## run 1
==> flow/design.v (excerpt) <==
module USER_PRJ1 #( parameter pADDR_WIDTH   = 12,
                   parameter pDATA_WIDTH   = 32
                 )
(
  output wire                        awready,
  output wire                        arready,
  output wire                        wready,
  output wire                        rvalid,
  output wire  [(pDATA_WIDTH-1) : 0] rdata,
  input  wire                        awvalid,
  input  wire                [11: 0] awaddr,
  input  wire                        arvalid,
  input  wire                [11: 0] araddr,
  input  wire                        wvalid,
  input  wire  [(pDATA_WIDTH-1) : 0] wdata,
  input  wire                        rready,
  input  wire                        ss_tvalid,
  input  wire  [(pDATA_WIDTH-1) : 0] ss_tdata,
  input  wire                        sm_tready,
  output wire                        ss_tready,
  output wire                        sm_tvalid,
  output wire  [(pDATA_WIDTH-1) : 0] sm_tdata,
  input  wire                        axi_clk,
  input  wire                        axi_reset_n
);
For scale: ~4,000 cells after synthesis, roughly 170 I/O pins, about 0.050 mm² of cells after synthesis.
make LEC_CHECK=0 CAP_MARGIN=20 CELL_PAD_IN_SITES_DETAIL_PLACEMENT=2 CELL_PAD_IN_SITES_GLOBAL_PLACEMENT=3 CORE_ASPECT_RATIO=0.6 CORE_MARGIN=2 CORE_UTILIZATION=40 CTS_CLUSTER_DIAMETER=316 GPL_ROUTABILITY_DRIVEN=1 HOLD_SLACK_MARGIN=0.16 MAX_ROUTING_LAYER=met5 SLEW_MARGIN=15 TNS_END_PERCENT=90 finish   # period 7.79 ns
run.sh (not shown) runs the stock make flow with config.mk's settings and CLKGATE_MAP_FILE=.
Every stage of the flow completed for run 1, and the final layout passed the timing, design-rule and antenna checks.
[inputs] run 2 vs run 1
==> flow/config.mk <==
export PLATFORM = sky130hd
export DESIGN_NAME = USER_PRJ1
export DESIGN_NICKNAME = USER_PRJ1
export VERILOG_FILES = /design/flow/design.v
export SDC_FILE = /design/flow/constraint.sdc
export NUM_CORES = 4
export LEC_CHECK = 0
export ABC_AREA = 0
export CAP_MARGIN = 20
export CORE_MARGIN = 2
export CORE_UTILIZATION = 72
export CTS_CLUSTER_SIZE = 44
export PLACE_DENSITY = 0.36
export SLEW_MARGIN = 20
==> flow/constraint.sdc <==
create_clock -name core_clock -period 4.86 [get_ports {axi_clk}]
set_input_delay 0.9720 -clock core_clock [delete_from_list [all_inputs] [get_ports {axi_clk}]]
set_output_delay 0.9720 -clock core_clock [all_outputs]
set_load 0.01 [all_outputs]
==> results <==
- Although run 2 finished all stages, its layout failed final checks on setup timing.
- Met1 usage (lower): run 1
- Run 2 vs. run 1: clock-buffer cell count now larger; clock skew comparable; clock-cell share of area now smaller; number of placement rows now smaller.
- Run 1 has a lower final clock period utilization by the worst path than run 2.
- The met2 wirelength from detailed routing in run 2 sits 8900 µm below the value recorded for run 1.
--- input diff run 2..run 3 ---
-- flow/config.mk --
<<< run 2, line 8
export ABC_AREA = 0
>>> run 3, line 8
<<< run 2, line 11
export CORE_UTILIZATION = 72
export CTS_CLUSTER_SIZE = 44
export PLACE_DENSITY = 0.36
>>> run 3, line 10
export CORE_UTILIZATION = 40
==> flow/constraint.sdc <==
create_clock -name core_clock -period 8.59 [get_ports {axi_clk}]
set_input_delay 1.7180 -clock core_clock [delete_from_list [all_inputs] [get_ports {axi_clk}]]
set_output_delay 1.7180 -clock core_clock [all_outputs]
set_load 0.01 [all_outputs]
==> results <==
- Run 3 finished all stages; the layout is clean.
- Max achievable frequency across run 3 and run 2: run 2
- Summary of run 3 over run 2: tally of filler cells in the layout +7,916; CTS buffer count +about 1.2%.
- Between run 2 and run 3, minimum period implied by the final worst setup slack increased.
Here is what was changed in the inputs of run 4 compared with run 3.
-- flow/config.mk --
<<< run 3, line 10
export CORE_UTILIZATION = 40
>>> run 4, line 10
export CORE_UTILIZATION = 72
==> flow/constraint.sdc <==
create_clock -name core_clock -period 6.84 [get_ports {axi_clk}]
set_input_delay 1.3680 -clock core_clock [delete_from_list [all_inputs] [get_ports {axi_clk}]]
set_output_delay 1.3680 -clock core_clock [all_outputs]
set_load 0.01 [all_outputs]
[flow] run 4 | stages: complete | final checks: fail | reason: setup timing. Worst slack after detailed placement ends up lower on run 4. STATUS worst slack on hold paths: run 4 wins against run 3. Of run 3 and run 4, the higher clock skew belongs to run 3.

Starting RTL as in the previous note.
Settings: LEC_CHECK=0, ABC_AREA=1, CAP_MARGIN=15, CELL_PAD_IN_SITES_GLOBAL_PLACEMENT=2, CORE_MARGIN=2, CORE_UTILIZATION=47, CTS_CLUSTER_SIZE=89, MAX_ROUTING_LAYER=met5, PLACE_DENSITY_LB_ADDON=0.1, SETUP_SLACK_MARGIN=1.46, SLEW_MARGIN=20, TNS_END_PERCENT=30; clock period 7.02 ns.
==> next run, changes <==
- CAP_MARGIN: 15 -> 20
- CELL_PAD_IN_SITES_GLOBAL_PLACEMENT: 2 -> unset
- CORE_UTILIZATION: 47 -> 72
- CTS_CLUSTER_SIZE: 89 -> unset
- MAX_ROUTING_LAYER: met5 -> unset
- PLACE_DENSITY: unset -> 0.4
- PLACE_DENSITY_LB_ADDON: 0.1 -> unset
- SETUP_SLACK_MARGIN: 1.46 -> unset
- TNS_END_PERCENT: 30 -> 5
- clock period: 7.02 -> 4.77 ns (I/O delays scaled with it)
=> Now the flow finished with setup timing left. Setup slack degrades by 2300 ps. Critical path depth does not change. Area after synthesis is unchanged. Die area goes down by a quarter to a third. Global-route usage went up by 12 points. Routed wire length drops by a few percent. Synthesized cell count is unchanged. Non-clock buffer count rose by 146. Cell area went up slightly.
==> next run, changes <==
- CTS_CLUSTER_SIZE: unset -> 90
- PLACE_DENSITY: 0.4 -> unset
- PLACE_DENSITY_LB_ADDON: unset -> 0.2
- TNS_END_PERCENT: 5 -> unset
After rerunning: The new run produced a layout that fails on setup timing. Final area climbs by a few percent. Synthesized area stays the same. Routed wire length is higher by roughly a tenth. Count of clock-buffer cells in the layout grows by 6. Global-route usage grows by 3.4 points.
==> next run, changes <==
- CAP_MARGIN: 20 -> 35
- CTS_CLUSTER_DIAMETER: unset -> 53
- CTS_CLUSTER_SIZE: 90 -> 10
- PLACE_DENSITY: unset -> 0.4
- PLACE_DENSITY_LB_ADDON: 0.2 -> unset
- TNS_END_PERCENT: unset -> 5
=> The new run ran to the end with violations: setup timing. Worst setup slack gets better by 280 ps. Via count drops by 5.9%. Cell count goes down by 0.40%. Utilization fell by 1.8 points.
